==> inputs of run a <==
==> flow/design.v <==
`timescale 1ns / 1ps
module FIFO(clk, rst, wr_en, rd_en, buf_in, buf_out, buf_empty, buf_full, fifo_counter);
input clk, rst, wr_en, rd_en;
input [7:0] buf_in;
output [7:0] buf_out;
output buf_empty, buf_full;
output [6:0] fifo_counter;
reg [7:0] buf_out;
reg buf_empty, buf_full;
reg [6:0] fifo_counter;
reg [5:0] rd_ptr, wr_ptr;
reg [7:0] buf_mem[63:0];
always@ (fifo_counter) begin
    buf_empty = (fifo_counter == 0);  
    buf_full = (fifo_counter == 64);  
end
always @(posedge clk or posedge rst) begin
    if( rst )  
        fifo_counter <= 0;
    else if((!buf_full && wr_en) && (!buf_empty && rd_en))  
        fifo_counter <= fifo_counter;
    else if (!buf_full && wr_en)  
        fifo_counter <= fifo_counter + 1;
    else if (!buf_empty && rd_en)  
        fifo_counter <= fifo_counter - 1;
    else  
        fifo_counter <= fifo_counter;
end
always @(posedge clk or posedge rst) begin
    if (rst)  
        buf_out <= 0;
    else begin
        if (rd_en && !buf_empty)
            buf_out <= buf_mem[rd_ptr];
        else  
            buf_out <= buf_out;
    end
end
always @(posedge clk) begin
    if (!buf_full && wr_en)
        buf_mem[wr_ptr] <= buf_in;
    else
        buf_mem[wr_ptr] <= buf_mem[wr_ptr];
end
always @(posedge clk or posedge rst) begin
    if(rst) begin
        wr_ptr <= 0;
        rd_ptr <= 0;
    end
    else begin
        if (!buf_full && wr_en)  
            wr_ptr <= wr_ptr + 1;
        else  
            wr_ptr <= wr_ptr;
        if (!buf_empty && rd_en)  
            rd_ptr <= rd_ptr + 1;
        else  
            rd_ptr <= rd_ptr;               
    end
end
endmodule
==> flow/run.sh <==
#!/bin/bash
# the make line also repeats each setting of config.mk as NAME=value (left out here)
make -C /OpenROAD-flow-scripts/flow DESIGN_CONFIG=/design/flow/config.mk WORK_HOME=/design/flow/orfs CLKGATE_MAP_FILE= finish
==> flow/config.mk <==
export PLATFORM = sky130hd
export DESIGN_NAME = FIFO
export DESIGN_NICKNAME = FIFO
export VERILOG_FILES = /design/flow/design.v
export SDC_FILE = /design/flow/constraint.sdc
export NUM_CORES = 4
export LEC_CHECK = 0
export ABC_AREA = 1
export CAP_MARGIN = 20
export CELL_PAD_IN_SITES_GLOBAL_PLACEMENT = 0
export CORE_ASPECT_RATIO = 0.98
export CORE_MARGIN = 2
export CORE_UTILIZATION = 71
export CTS_CLUSTER_DIAMETER = 339
export CTS_CLUSTER_SIZE = 25
export GPL_TIMING_DRIVEN = 1
export HOLD_SLACK_MARGIN = 0.3
export MAX_ROUTING_LAYER = met4
export SETUP_SLACK_MARGIN = -0.08
export SLEW_MARGIN = 25
export TNS_END_PERCENT = 60
==> flow/constraint.sdc <==
create_clock -name core_clock -period 1.22 [get_ports {clk}]
set_input_delay 0.2440 -clock core_clock [delete_from_list [all_inputs] [get_ports {clk}]]
set_output_delay 0.2440 -clock core_clock [all_outputs]
set_load 0.01 [all_outputs]
==> inputs of run b, as changes to run a <==
--- a/flow/config.mk
+++ b/flow/config.mk
@@ -12,9 +12,9 @@
 export CORE_MARGIN = 2
-export CORE_UTILIZATION = 71
-export CTS_CLUSTER_DIAMETER = 339
-export CTS_CLUSTER_SIZE = 25
+export CORE_UTILIZATION = 72
+export CTS_CLUSTER_DIAMETER = 349
+export CTS_CLUSTER_SIZE = 14
 export GPL_TIMING_DRIVEN = 1
-export HOLD_SLACK_MARGIN = 0.3
 export MAX_ROUTING_LAYER = met4
-export SETUP_SLACK_MARGIN = -0.08
+export PLACE_DENSITY_LB_ADDON = 0.08
+export SETUP_SLACK_MARGIN = -0.2
 export SLEW_MARGIN = 25
==> flow/constraint.sdc (replaced) <==
create_clock -name core_clock -period 2.07 [get_ports {clk}]
set_input_delay 0.4140 -clock core_clock [delete_from_list [all_inputs] [get_ports {clk}]]
set_output_delay 0.4140 -clock core_clock [all_outputs]
set_load 0.01 [all_outputs]
==> impl_report.txt <==
==== FLOW RESULTS ====
----------------------------------------------------
[Run status]
  Outcome ........................ finished with violations
  Layout check fault list .................... setup timing

[Setup path]
  CP max FO ........................ 3
  Crit. path cell count ........................ 17

[Power]
  Net switching power figure ........................ ~25 mW

[Timing]
  Final setup violation count ........................ 556
  Setup slack after layout ........................ -1.15 ns

[Clock tree]
  Postcts setup bufs ........................ 26

[Worst hold path]
  Worst-case hold path end point ........................ buf_out[4]$_DFFE_PP0P_

[Floorplanning]
  Floorplan Core Area ........................ between 0.03 and 0.04 mm^2

[Place]
  Area after detailed placement ........................ roughly 0.025 mm^2

----------------------------------------------------
[end of results for run a]
==> impl_report.txt <==
==== FLOW RESULTS ====
----------------------------------------------------
[Setup path]
  CP max FO ........................ 8

[Run status]
  Layout check fault list .................... setup timing
  Outcome ........................ finished with violations

[Timing]
  Final setup violation count ........................ about 380
  Setup slack after layout ........................ -0.204 ns

[Floorplanning]
  Floorplan Core Area ........................ ~0.031 mm^2

----------------------------------------------------
[end of results for run b]
No activity file was given, so power comes from the tool's default toggle rates.
